Setup of wip/sierra:
==> flow/design.v (excerpt) <==
module risc16_core (
input  logic        clk, reset, start,
output logic        done,
output logic [6:0]  imem_addr,
input  logic [15:0] imem_rdata,
output logic [6:0]  dmem_addr,
output logic        dmem_we,
output logic [15:0] dmem_wdata,
input  logic [15:0] dmem_rdata
);
logic mem_we,reg_we,alusrc,reg_rd,lw_add_e,sw_add_e,lwi,w0,w1,ri;
logic [3:0] status;
logic [6:0] c_mem_addr,d_addr,daddr_in;
logic [15:0] ins, rdata_in;
logic [2:0] alu_cb;
logic [4:0] lw_addr,sw_addr_d, sw_addr_s;
assign ins = imem_rdata;
assign imem_addr = d_addr;
assign dmem_addr = daddr_in;
assign dmem_we = ~ri;
assign dmem_wdata = rdata_in;
control cb(.start(start), .clk(clk), .reset(reset), .status(status), .ins(ins), .alu_cb(alu_cb), .mem_addr(c_mem_addr), .mem_we(mem_we),.reg_we(reg_we),.alusrc(alusrc),.reg_rd(reg_rd),.lw_add_e(lw_add_e),.sw_add_e(sw_add_e),.lwi(lwi),.done(done), .w0(w0), .w1(w1), .lw_addr(lw_addr), .sw_addr_d(sw_addr_d), .sw_addr_s(sw_addr_s));
datapath dp(.clk(clk), .reg_we(reg_we), .alusrc(alusrc), .reg_rd(reg_rd), .lw_add_e(lw_add_e), .sw_add_e(sw_add_e), .lwi(lwi), .alu_cb(alu_cb), .mem_addr(c_mem_addr), .ins(ins), .addr(d_addr), .data(rdata_in), .status(status), .w0(w0), .w1(w1), .reset(reset), .lw_addr(lw_addr), .data_in(dmem_rdata), .daddr(daddr_in), .ri(ri), .sw_addr_d(sw_addr_d), .sw_addr_s(sw_addr_s));
endmodule
Size: roughly 2900 cells after synthesis, roughly 580 flip-flops, about 67 I/O pins, roughly 32000 um2 of cells after synthesis.
==> flow/config.mk <==
export PLATFORM = sky130hd
export DESIGN_NAME = risc16_core
export DESIGN_NICKNAME = risc16_core
export VERILOG_FILES = /design/flow/design.v
export SDC_FILE = /design/flow/constraint.sdc
export NUM_CORES = 4
export LEC_CHECK = 0
export CAP_MARGIN = 20
export CORE_MARGIN = 2
export CORE_UTILIZATION = 59
export SLEW_MARGIN = 20
==> flow/constraint.sdc <==
create_clock -name core_clock -period 3.79 [get_ports {clk}]
set_input_delay 0.7580 -clock core_clock [delete_from_list [all_inputs] [get_ports {clk}]]
set_output_delay 0.7580 -clock core_clock [all_outputs]
set_load 0.01 [all_outputs]
run.sh (not shown) runs the stock make flow with config.mk's settings and CLKGATE_MAP_FILE=.
Status wip/sierra: flow complete, layout not clean - negative setup slack
Changes in wip/quartz relative to wip/sierra:
- CORE_UTILIZATION changed from 59 to 40
- SETUP_SLACK_MARGIN newly set to 0.14
- CAP_MARGIN changed from 20 to 0
- HOLD_SLACK_MARGIN newly set to -0.08
- the clock period (ns, I/O delays scaled along) changed from 3.79 to 7.0
Notes after the runs:
Post-cts gate resize count (lower): wip/quartz. Compared with wip/sierra, in wip/quartz cell depth of the worst setup path -8; multi-input combinational cell count ~0 delta. In wip/quartz, finished layout cell area is lower than in wip/sierra. Taking wip/sierra over wip/quartz, the total number of nets in the final design ratio works out to 1.14. wip/quartz went all the way through the flow, and no timing, DRC or antenna check failed. In the tables for wip/quartz and wip/sierra, synthesis-to-finish area growth reads lower with wip/quartz.
> inputs changed (wip/quartz -> wip/juniper)
- swapping 0.14 for -0.38 in SETUP_SLACK_MARGIN
- swapping 40 for 67 in CORE_UTILIZATION
- swapping 0 for 20 in CAP_MARGIN
- putting CTS_CLUSTER_SIZE at 14 where nothing was set
- clearing HOLD_SLACK_MARGIN, which used to be -0.08
- swapping 7.0 for 5.09 in the clock period (ns, I/O delays scaled along)
Results
Against wip/quartz as the reference, wip/juniper delivers a higher number of setup buffers added after CTS. global routing: wip/juniper exited with error. Delta (wip/juniper minus wip/quartz): CTS H-tree depth has remained practically unchanged, TritonCTS buffer count -4.9%.
Relative to wip/juniper, the following input files were edited for wip/fjord:
- swapping 14 for 24 in CTS_CLUSTER_SIZE
- swapping 67 for 58 in CORE_UTILIZATION
- clearing SETUP_SLACK_MARGIN, which used to be -0.38
- swapping 5.09 for 3.81 in the clock period (ns, I/O delays scaled along)
Of wip/juniper and wip/fjord, the lower initial core utilization belongs to wip/fjord.
wip/fjord ran in full, but the layout does not pass; the checks complain about negative setup slack.
Number of instances in the synthesized netlist came out exactly the same in wip/juniper and wip/fjord.
From wip/fjord to wip/juniper, total number of clock tree sinks did not move at all.
wip/juniper → wip/fjord: cell resize tally after clock tree synthesis lost 19; standard-cell row count rose by 6.
Cell area after placement on wip/fjord is up relative to wip/juniper.
Comparing wip/juniper against wip/fjord, there is no change at all in area after synthesis.


Starting RTL as in the previous note.
Settings: LEC_CHECK=0, CAP_MARGIN=20, CORE_MARGIN=2, CORE_UTILIZATION=40, SLEW_MARGIN=20; clock period 6.85 ns.
==> next run, changes <==
ABC_AREA = 1   (was default)
CELL_PAD_IN_SITES_GLOBAL_PLACEMENT = 1   (was default)
CTS_CLUSTER_SIZE = 68   (was default)
clock period = 5.42 ns   (was 6.85 ns; I/O delays follow)
After rerunning: Combinational power climbs by 55%. Design area goes up by 6.7%. Final cell count climbs by 21%.


## red
Starting RTL as in the previous note.
make LEC_CHECK=0 ABC_AREA=1 CAP_MARGIN=20 CORE_MARGIN=2 CORE_UTILIZATION=65 HOLD_SLACK_MARGIN=0.27 MAX_ROUTING_LAYER=met4 SETUP_SLACK_MARGIN=0.59 SLEW_MARGIN=20 finish   # period 5.47 ns
red: it failed during global routing, and the tool reported GRT-0232.
The inputs of blue differ from those of red as listed below.
--- a/flow/config.mk
+++ b/flow/config.mk
@@ -6,10 +6,8 @@
 export NUM_CORES = 4
 export LEC_CHECK = 0
-export ABC_AREA = 1
 export CAP_MARGIN = 20
 export CORE_MARGIN = 2
-export CORE_UTILIZATION = 65
-export HOLD_SLACK_MARGIN = 0.27
+export CORE_UTILIZATION = 66
 export MAX_ROUTING_LAYER = met4
-export SETUP_SLACK_MARGIN = 0.59
+export SETUP_SLACK_MARGIN = -0.48
 export SLEW_MARGIN = 20
==> flow/constraint.sdc <==
create_clock -name core_clock -period 6.81 [get_ports {clk}]
set_input_delay 1.3620 -clock core_clock [delete_from_list [all_inputs] [get_ports {clk}]]
set_output_delay 1.3620 -clock core_clock [all_outputs]
set_load 0.01 [all_outputs]
Findings:
red → blue: setup slack at placement increased by 1.08 ns relative to the old numbers; detailed placer's ending HPWL shows a reduction of 11 mm; synthesized netlist cell count went down by 632; area of the die rose 590 µm².
Of the two values seen for largest combinational cell category by area, simple AND/OR/NAND/NOR gates was produced by red and AND-OR/OR-AND gates by blue.
The area after synthesis in blue sits about 2.8% above the value recorded for red.
blue: all stages done; final checks FAILED (negative setup slack).
The inputs of green differ from those of blue as listed below.
--- a/flow/config.mk
+++ b/flow/config.mk
@@ -8,6 +8,5 @@
 export CAP_MARGIN = 20
 export CORE_MARGIN = 2
-export CORE_UTILIZATION = 66
-export MAX_ROUTING_LAYER = met4
-export SETUP_SLACK_MARGIN = -0.48
+export CORE_UTILIZATION = 59
+export SETUP_SLACK_MARGIN = 1.62
 export SLEW_MARGIN = 20
==> flow/constraint.sdc <==
create_clock -name core_clock -period 5.49 [get_ports {clk}]
set_input_delay 1.0980 -clock core_clock [delete_from_list [all_inputs] [get_ports {clk}]]
set_output_delay 1.0980 -clock core_clock [all_outputs]
set_load 0.01 [all_outputs]
Findings:
| green | all stages done | FAIL | negative setup slack |
blue finished all stages; however, its layout fails the closing checks, the failures being negative setup slack.
Sort green and blue by cell total after placement asc -> top: blue
Looking at green and blue, the combined area of all synthesized cells is a wash.
green ended up with a higher reported sequential group power than blue did.
[compare] base=blue new=green: post-layout total power +32%, part of the power in the clock network moved down, share of the core filled with cells in the final layout increased by 2.2 points relative to the old numbers.
imem_rdata[5] as the start point of the critical path was reported by green, and imem_rdata[7] by blue.
On green: number of global-route vias before repair is 1680 higher than what blue gave.
## Diff of input files: orange against green
--- a/flow/config.mk
+++ b/flow/config.mk
@@ -8,5 +8,4 @@
 export CAP_MARGIN = 20
 export CORE_MARGIN = 2
-export CORE_UTILIZATION = 59
-export SETUP_SLACK_MARGIN = 1.62
+export CORE_UTILIZATION = 25
 export SLEW_MARGIN = 20
==> flow/constraint.sdc <==
create_clock -name core_clock -period 6.85 [get_ports {clk}]
set_input_delay 1.3700 -clock core_clock [delete_from_list [all_inputs] [get_ports {clk}]]
set_output_delay 1.3700 -clock core_clock [all_outputs]
set_load 0.01 [all_outputs]
==> results <==
Sequential share of layout area, orange and green: higher on orange. According to the power report, total power for orange is lower than for green. Changes observed in orange relative to green: area share of and-or/or-and cells after synthesis held steady, clock latency of the later-clocked register in the worst-skew pair held steady, number of instances in the placed design grew by 21%. Compared with green, orange shows a worst-path maximum fanout that is 5 higher. From green to orange the numbers moved as follows: delay of the slowest critical-path stage went up; fraction of area in clock buffers and inverters went up by 0.49 points; switching fraction of total power now smaller; setup slack shows an increase of 0.37 ns; routed wire length decreased 14 mm. Of green and orange, only orange finishes the flow clean. green finished all stages; however, its layout fails the closing checks, the failures being negative setup slack.
Here is what was changed in the inputs of purple compared with orange.
--- a/flow/config.mk
+++ b/flow/config.mk
@@ -6,6 +6,8 @@
 export NUM_CORES = 4
 export LEC_CHECK = 0
+export ABC_AREA = 1
 export CAP_MARGIN = 20
+export CORE_ASPECT_RATIO = 0.7
 export CORE_MARGIN = 2
-export CORE_UTILIZATION = 25
+export CORE_UTILIZATION = 52
 export SLEW_MARGIN = 20
==> flow/constraint.sdc <==
create_clock -name core_clock -period 3.81 [get_ports {clk}]
set_input_delay 0.7620 -clock core_clock [delete_from_list [all_inputs] [get_ports {clk}]]
set_output_delay 0.7620 -clock core_clock [all_outputs]
set_load 0.01 [all_outputs]
--- outcome ---
orange: full flow OK, the timing, DRC and antenna checks passed. Nothing crashed in purple and all stages finished; the problem is that the final layout failed, the offending checks being negative setup slack. Per the comparison of purple with orange, share of power burned in combinational logic picked up an extra 6.8 points; global-route usage higher. A library cell contributing the largest single delay on the critical path of sky130_fd_sc_hd__dfxtp_4 is what purple shows, while sky130_fd_sc_hd__clkdlybuf4s50_1 belongs to orange. Post-synthesis mux area share delta for purple relative to orange: 12 points lower. Total power in purple is about 90% higher than in orange. [purple vs orange] post-synth net total: higher in purple.


risc16_core again, from the RTL that the note above started with.
// risc16_core
module risc16_core (
input  logic        clk, reset, start,
output logic        done,
output logic [6:0]  imem_addr,
input  logic [15:0] imem_rdata,
output logic [6:0]  dmem_addr,
output logic        dmem_we,
output logic [15:0] dmem_wdata,
input  logic [15:0] dmem_rdata
);
==> flow/config.mk <==
export PLATFORM = sky130hd
export DESIGN_NAME = risc16_core
export DESIGN_NICKNAME = risc16_core
export VERILOG_FILES = /design/flow/design.v
export SDC_FILE = /design/flow/constraint.sdc
export NUM_CORES = 4
export LEC_CHECK = 0
export CAP_MARGIN = 5
export CELL_PAD_IN_SITES_DETAIL_PLACEMENT = 0
export CORE_ASPECT_RATIO = 1.22
export CORE_MARGIN = 2
export CORE_UTILIZATION = 64
export CTS_CLUSTER_SIZE = 21
export GPL_ROUTABILITY_DRIVEN = 0
export GPL_TIMING_DRIVEN = 1
export MAX_ROUTING_LAYER = met4
export PLACE_DENSITY_LB_ADDON = 0.06
export SETUP_SLACK_MARGIN = 1.08
export SLEW_MARGIN = 20
export TNS_END_PERCENT = 55
==> flow/constraint.sdc <==
create_clock -name core_clock -period 3.81 [get_ports {clk}]
set_input_delay 0.7620 -clock core_clock [delete_from_list [all_inputs] [get_ports {clk}]]
set_output_delay 0.7620 -clock core_clock [all_outputs]
set_load 0.01 [all_outputs]
The baseline finished with setup timing left.
Rerun with:
--- a/flow/config.mk
+++ b/flow/config.mk
@@ -10,11 +10,11 @@
 export CORE_ASPECT_RATIO = 1.22
 export CORE_MARGIN = 2
-export CORE_UTILIZATION = 64
-export CTS_CLUSTER_SIZE = 21
-export GPL_ROUTABILITY_DRIVEN = 0
+export CORE_UTILIZATION = 71
+export CTS_CLUSTER_SIZE = 49
+export GPL_ROUTABILITY_DRIVEN = 1
 export GPL_TIMING_DRIVEN = 1
 export MAX_ROUTING_LAYER = met4
-export PLACE_DENSITY_LB_ADDON = 0.06
-export SETUP_SLACK_MARGIN = 1.08
+export PLACE_DENSITY_LB_ADDON = 0.0
+export SETUP_SLACK_MARGIN = 0.91
 export SLEW_MARGIN = 20
 export TNS_END_PERCENT = 55
==> flow/constraint.sdc (replaced) <==
create_clock -name core_clock -period 6.56 [get_ports {clk}]
set_input_delay 1.3120 -clock core_clock [delete_from_list [all_inputs] [get_ports {clk}]]
set_output_delay 1.3120 -clock core_clock [all_outputs]
set_load 0.01 [all_outputs]
What happened: The new run aborted during 5_1_grt; die area is lower by about 10%; area after synthesis stays the same; synthesized cell count stays the same.


Starting RTL as in the previous note.
clock: 1.82 ns
lec_check: 0
cap_margin: 5
cell_pad_in_sites_detail_placement: 0
cell_pad_in_sites_global_placement: 1
core_aspect_ratio: 1.22
core_margin: 2
core_utilization: 61
gpl_routability_driven: 0
gpl_timing_driven: 1
place_density_lb_addon: 0.22
setup_slack_margin: 0.91
slew_margin: 20
tns_end_percent: 55
The baseline finished but fails on negative setup slack.
Change:
Settings changed: CAP_MARGIN 5 to 20, CELL_PAD_IN_SITES_DETAIL_PLACEMENT 0 to not set, CELL_PAD_IN_SITES_GLOBAL_PLACEMENT 1 to not set, CORE_ASPECT_RATIO 1.22 to not set, CORE_UTILIZATION 61 to 66, CTS_CLUSTER_SIZE set to 24, GPL_ROUTABILITY_DRIVEN 0 to not set, GPL_TIMING_DRIVEN 1 to not set, PLACE_DENSITY_LB_ADDON 0.22 to not set, SETUP_SLACK_MARGIN 0.91 to -0.04, TNS_END_PERCENT 55 to not set.
Clock period 1.82 ns to 5.48 ns, I/O delays scaled along.
Outcome: With this change the flow ended with an error in 5_1_grt; die size goes down by 7.5%; synthesized area is unchanged; synthesized cell count stays the same.


build 70:
Starting RTL as in the previous note.
make LEC_CHECK=0 CAP_MARGIN=15 CORE_MARGIN=9 CORE_UTILIZATION=40 CTS_CLUSTER_SIZE=71 HOLD_SLACK_MARGIN=-0.08 PLACE_DENSITY=0.72 SETUP_SLACK_MARGIN=0.68 SLEW_MARGIN=10 TNS_END_PERCENT=60 finish   # period 7.0 ns
--- input diff build 70..build 59 ---
Settings: changing SETUP_SLACK_MARGIN from 0.68 to -0.38; removing TNS_END_PERCENT (formerly 60); removing HOLD_SLACK_MARGIN (formerly -0.08); changing CORE_MARGIN from 9 to 2; removing CTS_CLUSTER_SIZE (formerly 71); changing CORE_UTILIZATION from 40 to 64; removing PLACE_DENSITY (formerly 0.72); changing CAP_MARGIN from 15 to 20; changing SLEW_MARGIN from 10 to 20; changing the clock period (ns, I/O delays scaled along) from 7.0 to 4.72.
Findings:
The sole clean run among build 59 and build 70 is build 70. The layout from build 59, despite a flow that completed every stage, fails the layout checks, with the failing checks listed as capacitance limit, slew limit, setup timing. Build 59 against build 70: number of CTS-inserted buffers ~0 delta, final standard cell area without fillers went up by about 8%, share of the final layout cell area in sequential cells shows a reduction of 3.1 points, relative contribution of the clock network to total power shrank by 2.1 points, overall power after layout higher.
Inputs modified between build 59 and build 4:
Settings: HOLD_SLACK_MARGIN: unset -> 0.27; SETUP_SLACK_MARGIN: -0.38 -> 0.59; ABC_AREA: unset -> 1; CORE_UTILIZATION: 64 -> 58; the clock period (ns, I/O delays scaled along): 4.72 -> 3.81.
[summary]
Completing all stages was not enough for build 4: its layout failed the final checks because of setup timing. Comparing build 4 and build 59, the higher power density over the cells is on build 4. Comparing build 4 and build 59, the lower hold slack was measured on build 4. Taking build 4 over build 59, the final-layout clock buffer total ratio works out to 1.16.
No activity file was given, so power comes from the tool's default toggle rates.
